// alu_top
module alu_top (
    input             clk,
    input      [15:0] a,
    input      [15:0] b,
    input      [2:0]  opcode,
    input      [1:0]  mode,
    output reg [31:0] result,
    output reg        eq
);
For scale: about 4,900 cells after synthesis, roughly 70 flip-flops, about 71 I/O pins, ~37,000 sq um of cells after synthesis.
make LEC_CHECK=0 ABC_AREA=0 CAP_MARGIN=15 CORE_ASPECT_RATIO=0.54 CORE_MARGIN=4 CORE_UTILIZATION=50 CTS_CLUSTER_DIAMETER=79 SETUP_SLACK_MARGIN=0.66 SLEW_MARGIN=20 TNS_END_PERCENT=85 finish   # period 50.3 ns
run.sh (not shown) runs the stock make flow with config.mk's settings and CLKGATE_MAP_FILE=.
The starting point completed and failed the layout checks on setup timing.
Rerun with:
--- a/flow/config.mk
+++ b/flow/config.mk
@@ -8 +8 @@
-export ABC_AREA = 0
+export ABC_AREA = 1
@@ -10,4 +10,3 @@
-export CORE_ASPECT_RATIO = 0.54
-export CORE_MARGIN = 4
-export CORE_UTILIZATION = 50
-export CTS_CLUSTER_DIAMETER = 79
+export CORE_MARGIN = 2
+export CORE_UTILIZATION = 66
+export CTS_CLUSTER_DIAMETER = 44
@@ -16 +15 @@
-export TNS_END_PERCENT = 85
+export TNS_END_PERCENT = 5
==> flow/constraint.sdc (replaced) <==
create_clock -name core_clock -period 73.8 [get_ports {clk}]
set_input_delay 14.7600 -clock core_clock [delete_from_list [all_inputs] [get_ports {clk}]]
set_output_delay 14.7600 -clock core_clock [all_outputs]
set_load 0.01 [all_outputs]
What happened: The new run completed, yet does not pass: setup timing. Utilization is higher by 7.6 points. Synthesized cell count is higher by 19%. Wire length is lower by 18%. Final area is lower by about 12%. Via count is lower by 3.3%. Worst hold slack degrades by 140 ps.
Rerun with:
--- a/flow/config.mk
+++ b/flow/config.mk
@@ -8 +8 @@
-export ABC_AREA = 1
+export ABC_AREA = 0
@@ -11,2 +11,4 @@
-export CORE_UTILIZATION = 66
-export CTS_CLUSTER_DIAMETER = 44
+export CORE_UTILIZATION = 72
+export CTS_CLUSTER_DIAMETER = 339
+export CTS_CLUSTER_SIZE = 33
+export MAX_ROUTING_LAYER = met4
After rerunning: This time the run did not get past clock tree synthesis (4_1_cts) (DPL-0038); die area decreases by 13%; area after synthesis decreases by 5.4%; synthesized cell count came out lower by 16%.
Rerun with:
--- a/flow/config.mk
+++ b/flow/config.mk
@@ -8,2 +8,2 @@
-export ABC_AREA = 0
-export CAP_MARGIN = 15
+export ABC_AREA = 1
+export CAP_MARGIN = 20
@@ -12,2 +12 @@
-export CTS_CLUSTER_DIAMETER = 339
-export CTS_CLUSTER_SIZE = 33
+export CTS_CLUSTER_DIAMETER = 364
@@ -15 +14 @@
-export SETUP_SLACK_MARGIN = 0.66
+export PLACE_DENSITY_LB_ADDON = 0.2
==> flow/constraint.sdc (replaced) <==
create_clock -name core_clock -period 83.8 [get_ports {clk}]
set_input_delay 16.7600 -clock core_clock [delete_from_list [all_inputs] [get_ports {clk}]]
set_output_delay 16.7600 -clock core_clock [all_outputs]
set_load 0.01 [all_outputs]
What happened: With this change the flow produced a clean layout. Synthesized cell count is higher by about 20%. Synthesized area is higher by about 6%. Die size is higher by about 5.6%.
Rerun with:
--- a/flow/config.mk
+++ b/flow/config.mk
@@ -8 +7,0 @@
-export ABC_AREA = 1
@@ -11,4 +10 @@
-export CORE_UTILIZATION = 72
-export CTS_CLUSTER_DIAMETER = 364
-export MAX_ROUTING_LAYER = met4
-export PLACE_DENSITY_LB_ADDON = 0.2
+export CORE_UTILIZATION = 64
@@ -16 +11,0 @@
-export TNS_END_PERCENT = 5
==> flow/constraint.sdc (replaced) <==
create_clock -name core_clock -period 73.8 [get_ports {clk}]
set_input_delay 14.7600 -clock core_clock [delete_from_list [all_inputs] [get_ports {clk}]]
set_output_delay 14.7600 -clock core_clock [all_outputs]
set_load 0.01 [all_outputs]
Effect:
- Now the flow stopped in global routing (5_1_grt)
- die area goes up by about 6%
- synthesized cell count goes down by about 16%
- synthesized area goes down by about 5.4%
Rerun with:
--- a/flow/config.mk
+++ b/flow/config.mk
@@ -8 +8,2 @@
-export CAP_MARGIN = 20
+export ABC_AREA = 1
+export CAP_MARGIN = 15
@@ -10 +11,4 @@
-export CORE_UTILIZATION = 64
+export CORE_UTILIZATION = 69
+export CTS_CLUSTER_DIAMETER = 339
+export MAX_ROUTING_LAYER = met4
+export SETUP_SLACK_MARGIN = 0.66
@@ -11,0 +16 @@
+export TNS_END_PERCENT = 5
This time the run completed, yet does not pass: setup timing.
Synthesized cell count went up by about a fifth.
Synthesized area went up by a few percent.
Die size went down slightly.


Starting RTL as in the previous note.
export LEC_CHECK = 0
export ABC_AREA = 1
export CAP_MARGIN = 15
export CELL_PAD_IN_SITES_GLOBAL_PLACEMENT = 3
export CORE_MARGIN = 9
export CORE_UTILIZATION = 34
export CTS_CLUSTER_DIAMETER = 44
export CTS_CLUSTER_SIZE = 40
export SETUP_SLACK_MARGIN = 0.66
export SLEW_MARGIN = 20
export TNS_END_PERCENT = 85
create_clock -name core_clock -period 50.3 [get_ports {clk}]
The baseline completed, yet does not pass: setup timing.
==> next run, changes <==
Settings changed: ABC_AREA 1 to not set, CAP_MARGIN 15 to 20, CELL_PAD_IN_SITES_GLOBAL_PLACEMENT 3 to not set, CORE_MARGIN 9 to 2, CORE_UTILIZATION 34 to 69, CTS_CLUSTER_DIAMETER 44 to not set, CTS_CLUSTER_SIZE 40 to not set, SETUP_SLACK_MARGIN 0.66 to not set, TNS_END_PERCENT 85 to not set.
Clock period 50.3 ns to 54.7 ns, I/O delays scaled along.
What happened: The new run ended with an error in clock tree synthesis (4_1_cts) (DPL-0038); synthesized area went down by 5.4%; die area shrinks by about 57%; synthesized cell count came out lower by about 16%.
==> next run, changes <==
Settings changed: CORE_UTILIZATION 69 to 72, CTS_CLUSTER_DIAMETER set to 333, MAX_ROUTING_LAYER set to met4.
Clock period 54.7 ns to 83.8 ns, I/O delays scaled along.
Now the flow ended with an error in global routing (5_1_grt).
Area after synthesis does not change.
Synthesized cell count stays the same.
Die area drops by a few percent.


alu_top again, from the RTL that the note above started with.
Settings: LEC_CHECK=0, ABC_AREA=1, CAP_MARGIN=0, CORE_MARGIN=4, CORE_UTILIZATION=72, CTS_CLUSTER_DIAMETER=362, SETUP_SLACK_MARGIN=1.22, SLEW_MARGIN=40, TNS_END_PERCENT=85; clock period 15.7 ns.
The starting point aborted during 3_5_place_dp.
==> next run, changes <==
ABC_AREA = default   (was 1)
CAP_MARGIN = 20   (was 0)
CORE_MARGIN = 2   (was 4)
CORE_UTILIZATION = 26   (was 72)
CTS_CLUSTER_DIAMETER = default   (was 362)
SETUP_SLACK_MARGIN = default   (was 1.22)
SLEW_MARGIN = 20   (was 40)
TNS_END_PERCENT = default   (was 85)
clock period = 87.1 ns   (was 15.7 ns; I/O delays follow)
Outcome:
- The changed run finished clean
- area after synthesis falls by a few percent
- synthesized cell count falls by about a fifth
- die size rises to 2.5 times its value
==> next run, changes <==
CORE_UTILIZATION = 40   (was 26)
Clock-buffer cell count does not change.
Sequential share of layout area barely changes.
Flip-flop count stays the same.
Worst setup slack improves by 520 ps.
Final area falls by 1.4%.


run A:
Starting RTL as in the previous note.
Settings: LEC_CHECK=0, ABC_AREA=1, CAP_MARGIN=15, CELL_PAD_IN_SITES_DETAIL_PLACEMENT=2, CELL_PAD_IN_SITES_GLOBAL_PLACEMENT=2, CORE_MARGIN=9, CORE_UTILIZATION=45, CTS_CLUSTER_DIAMETER=356, CTS_CLUSTER_SIZE=40, GPL_TIMING_DRIVEN=0, MAX_ROUTING_LAYER=met4, SETUP_SLACK_MARGIN=0.66, SLEW_MARGIN=20, TNS_END_PERCENT=60; clock period 50.3 ns.
For run A, the flow was terminated by a tool error in detailed placement and produced no final design.
Here is what was changed in the inputs of run B compared with run A.
# run A
export LEC_CHECK = 0
export ABC_AREA = 1
export CAP_MARGIN = 15
export CELL_PAD_IN_SITES_DETAIL_PLACEMENT = 2
export CELL_PAD_IN_SITES_GLOBAL_PLACEMENT = 2
export CORE_MARGIN = 9
export CORE_UTILIZATION = 45
export CTS_CLUSTER_DIAMETER = 356
export CTS_CLUSTER_SIZE = 40
export GPL_TIMING_DRIVEN = 0
export MAX_ROUTING_LAYER = met4
export SETUP_SLACK_MARGIN = 0.66
export SLEW_MARGIN = 20
export TNS_END_PERCENT = 60
create_clock -name core_clock -period 50.3 [get_ports {clk}]
# run B
export LEC_CHECK = 0
export ABC_AREA = 1
export CAP_MARGIN = 15
export CORE_ASPECT_RATIO = 0.5
export CORE_MARGIN = 4
export CORE_UTILIZATION = 38
export CTS_CLUSTER_DIAMETER = 65
export SETUP_SLACK_MARGIN = 0.66
export SLEW_MARGIN = 20
export TNS_END_PERCENT = 85
create_clock -name core_clock -period 50.3 [get_ports {clk}]
Notes after the runs:
What ended run A was a tool error in detailed placement; the run never finished. Run B: all stages done; final checks FAILED (setup timing). Going from run A to run B, mux share of post-synthesis cell area level, initial standard-cell utilization of the core moved down, die span in y moved down. On overall die width, the higher figure sits with run B, not run A. Diff run B..run A | total standard cell area after synthesis | unchanged. Run A -> run B: unique cell type count in the Yosys netlist delta 0, exact match. Compared to run A, run B has total die size about 11% higher. Run A → run B: synthesized cell count held steady, number of rows in the core area shrank by 25, post-synthesis chip area from yosys held steady.


Setup of build 24:
alu_top again, from the RTL that the note above started with.
## alu_top
module alu_top (
    input             clk,
    input      [15:0] a,
    input      [15:0] b,
    input      [2:0]  opcode,
    input      [1:0]  mode,
    output reg [31:0] result,
    output reg        eq
);
==> flow/config.mk <==
export PLATFORM = sky130hd
export DESIGN_NAME = alu_top
export DESIGN_NICKNAME = alu_top
export VERILOG_FILES = /design/flow/design.v
export SDC_FILE = /design/flow/constraint.sdc
export NUM_CORES = 4
export LEC_CHECK = 0
export CAP_MARGIN = 0
export CELL_PAD_IN_SITES_DETAIL_PLACEMENT = 2
export CORE_MARGIN = 2
export CORE_UTILIZATION = 16
export CTS_CLUSTER_DIAMETER = 339
export CTS_CLUSTER_SIZE = 60
export GPL_ROUTABILITY_DRIVEN = 0
export GPL_TIMING_DRIVEN = 0
export HOLD_SLACK_MARGIN = 0.23
export MAX_ROUTING_LAYER = met4
export SLEW_MARGIN = 35
export TNS_END_PERCENT = 45
==> flow/constraint.sdc <==
create_clock -name core_clock -period 90.0 [get_ports {clk}]
set_input_delay 18.0000 -clock core_clock [delete_from_list [all_inputs] [get_ports {clk}]]
set_output_delay 18.0000 -clock core_clock [all_outputs]
set_load 0.01 [all_outputs]
Build 24 did not finish; the tool stopped in 5_1_grt with error GRT-0232.
#### Input delta (build 59 over build 24)
# build 24
export LEC_CHECK = 0
export CAP_MARGIN = 0
export CELL_PAD_IN_SITES_DETAIL_PLACEMENT = 2
export CORE_MARGIN = 2
export CORE_UTILIZATION = 16
export CTS_CLUSTER_DIAMETER = 339
export CTS_CLUSTER_SIZE = 60
export GPL_ROUTABILITY_DRIVEN = 0
export GPL_TIMING_DRIVEN = 0
export HOLD_SLACK_MARGIN = 0.23
export MAX_ROUTING_LAYER = met4
export SLEW_MARGIN = 35
export TNS_END_PERCENT = 45
create_clock -name core_clock -period 90.0 [get_ports {clk}]
# build 59
export LEC_CHECK = 0
export CAP_MARGIN = 20
export CELL_PAD_IN_SITES_DETAIL_PLACEMENT = 2
export CORE_MARGIN = 2
export CORE_UTILIZATION = 40
export SLEW_MARGIN = 20
export TNS_END_PERCENT = 45
create_clock -name core_clock -period 90.0 [get_ports {clk}]
## What came out
Build 59: GRT-0232 in 5_1_grt -> run aborted. Build 59 against build 24; core outline area is down by more than half. Diff build 24 -> build 59: cell area reported after detailed placement dropped 3.2%, floorplan row count dropped about 37%. Cmp build 59 vs build 24: die width lower in build 59. Synthesized cell count: build 24 vs build 59 identical. Delta (build 59 minus build 24): number of gates given a new drive strength after cts now sits lower, total setup buffers inserted after CTS down 78%.
Input-level comparison between build 88 and build 59:
# build 59
export LEC_CHECK = 0
export CAP_MARGIN = 20
export CELL_PAD_IN_SITES_DETAIL_PLACEMENT = 2
export CORE_MARGIN = 2
export CORE_UTILIZATION = 40
export SLEW_MARGIN = 20
export TNS_END_PERCENT = 45
create_clock -name core_clock -period 90.0 [get_ports {clk}]
# build 88
export LEC_CHECK = 0
export ABC_AREA = 1
export CAP_MARGIN = 20
export CORE_MARGIN = 6
export CORE_UTILIZATION = 61
export CTS_CLUSTER_DIAMETER = 333
export CTS_CLUSTER_SIZE = 100
export PLACE_DENSITY = 0.75
export SETUP_SLACK_MARGIN = -2.0
export SLEW_MARGIN = 20
export TNS_END_PERCENT = 20
create_clock -name core_clock -period 90.0 [get_ports {clk}]
[summary]
[compare] base=build 59 new=build 88: total die size dropped about 26%, synthesized instance count climbed 19%, floorplan die height dropped 14%, detailed placer's ending HPWL dropped 49%, number of rows created at floorplan dropped 19.
Build 88 reports a lower routability-driven placement congestion ratio than build 59 does.
Build 88: no failed stages, no open violations at the end
Build 59 never completed, since it errored out during 5_1_grt.
[build 88 vs build 59] area of the synthesized netlist per yosys stat: higher in build 88
Input-level comparison between build 62 and build 88:
# build 88
export LEC_CHECK = 0
export ABC_AREA = 1
export CAP_MARGIN = 20
export CORE_MARGIN = 6
export CORE_UTILIZATION = 61
export CTS_CLUSTER_DIAMETER = 333
export CTS_CLUSTER_SIZE = 100
export PLACE_DENSITY = 0.75
export SETUP_SLACK_MARGIN = -2.0
export SLEW_MARGIN = 20
export TNS_END_PERCENT = 20
create_clock -name core_clock -period 90.0 [get_ports {clk}]
# build 62
export LEC_CHECK = 0
export CAP_MARGIN = 20
export CORE_MARGIN = 6
export CORE_UTILIZATION = 40
export CTS_CLUSTER_DIAMETER = 388
export CTS_CLUSTER_SIZE = 100
export PLACE_DENSITY = 0.75
export SETUP_SLACK_MARGIN = -2.0
export SLEW_MARGIN = 20
export TNS_END_PERCENT = 20
create_clock -name core_clock -period 90.0 [get_ports {clk}]
## What came out
Build 62 vs. build 88: non-clock buffer count now larger; number of nets at the end of the flow decreased 808; height of the die +51 um.
Build 62 falls short of build 88 in setup slack.
Comparing final area for build 62 and build 88, the smaller number came from build 88.
Edits applied to the flow inputs when going from build 62 to build 41:
# build 62
export LEC_CHECK = 0
export CAP_MARGIN = 20
export CORE_MARGIN = 6
export CORE_UTILIZATION = 40
export CTS_CLUSTER_DIAMETER = 388
export CTS_CLUSTER_SIZE = 100
export PLACE_DENSITY = 0.75
export SETUP_SLACK_MARGIN = -2.0
export SLEW_MARGIN = 20
export TNS_END_PERCENT = 20
create_clock -name core_clock -period 90.0 [get_ports {clk}]
# build 41
export LEC_CHECK = 0
export ABC_AREA = 1
export CAP_MARGIN = 20
export CORE_MARGIN = 6
export CORE_UTILIZATION = 18
export CTS_CLUSTER_DIAMETER = 369
export CTS_CLUSTER_SIZE = 100
export PLACE_DENSITY = 0.75
export SETUP_SLACK_MARGIN = -2.0
export SLEW_MARGIN = 20
export TNS_END_PERCENT = 20
create_clock -name core_clock -period 90.0 [get_ports {clk}]
### Flow results
- Build 41 went all the way through synthesis, placement and routing and the layout is clean on timing, DRC and antenna.
- Run comparison: build 41 prevailing logic family in the synthesized netlist simple AND/OR/NAND/NOR gates; build 62 prevailing logic family in the synthesized netlist adder cells
- The routed wire length of build 41 was superior to that of build 62.
Modified inputs, build 48 compared to build 41
# build 41
export LEC_CHECK = 0
export ABC_AREA = 1
export CAP_MARGIN = 20
export CORE_MARGIN = 6
export CORE_UTILIZATION = 18
export CTS_CLUSTER_DIAMETER = 369
export CTS_CLUSTER_SIZE = 100
export PLACE_DENSITY = 0.75
export SETUP_SLACK_MARGIN = -2.0
export SLEW_MARGIN = 20
export TNS_END_PERCENT = 20
create_clock -name core_clock -period 90.0 [get_ports {clk}]
# build 48
export LEC_CHECK = 0
export ABC_AREA = 1
export CAP_MARGIN = 20
export CELL_PAD_IN_SITES_DETAIL_PLACEMENT = 2
export CELL_PAD_IN_SITES_GLOBAL_PLACEMENT = 2
export CORE_ASPECT_RATIO = 1.76
export CORE_MARGIN = 5
export CORE_UTILIZATION = 31
export CTS_CLUSTER_SIZE = 42
export GPL_ROUTABILITY_DRIVEN = 0
export PLACE_DENSITY = 0.81
export SLEW_MARGIN = 0
create_clock -name core_clock -period 90.0 [get_ports {clk}]
Findings:
The flow completed for build 48, but it is not clean: the layout still shows capacitance limit, slew limit.
Of build 48 and build 41, the higher wire length per cell after detailed routing belongs to build 48.
Comparing build 41 with build 48, the clock buffer instance count of the final layout came out essentially unchanged.
Delta(utilization, build 48 - build 41) > 0
Compared with build 41, in build 48 number of antenna violations at the first check in global routing picked up an extra 18, shortest clock period the worst path allows after layout picked up an extra 2.04 ns, average vias per placed instance picked up an extra 29%.
Changes observed in build 48 relative to build 41: share of the clock period used by the worst path rose 2.3 points; count of placed standard cells including taps shrank by about 13%.
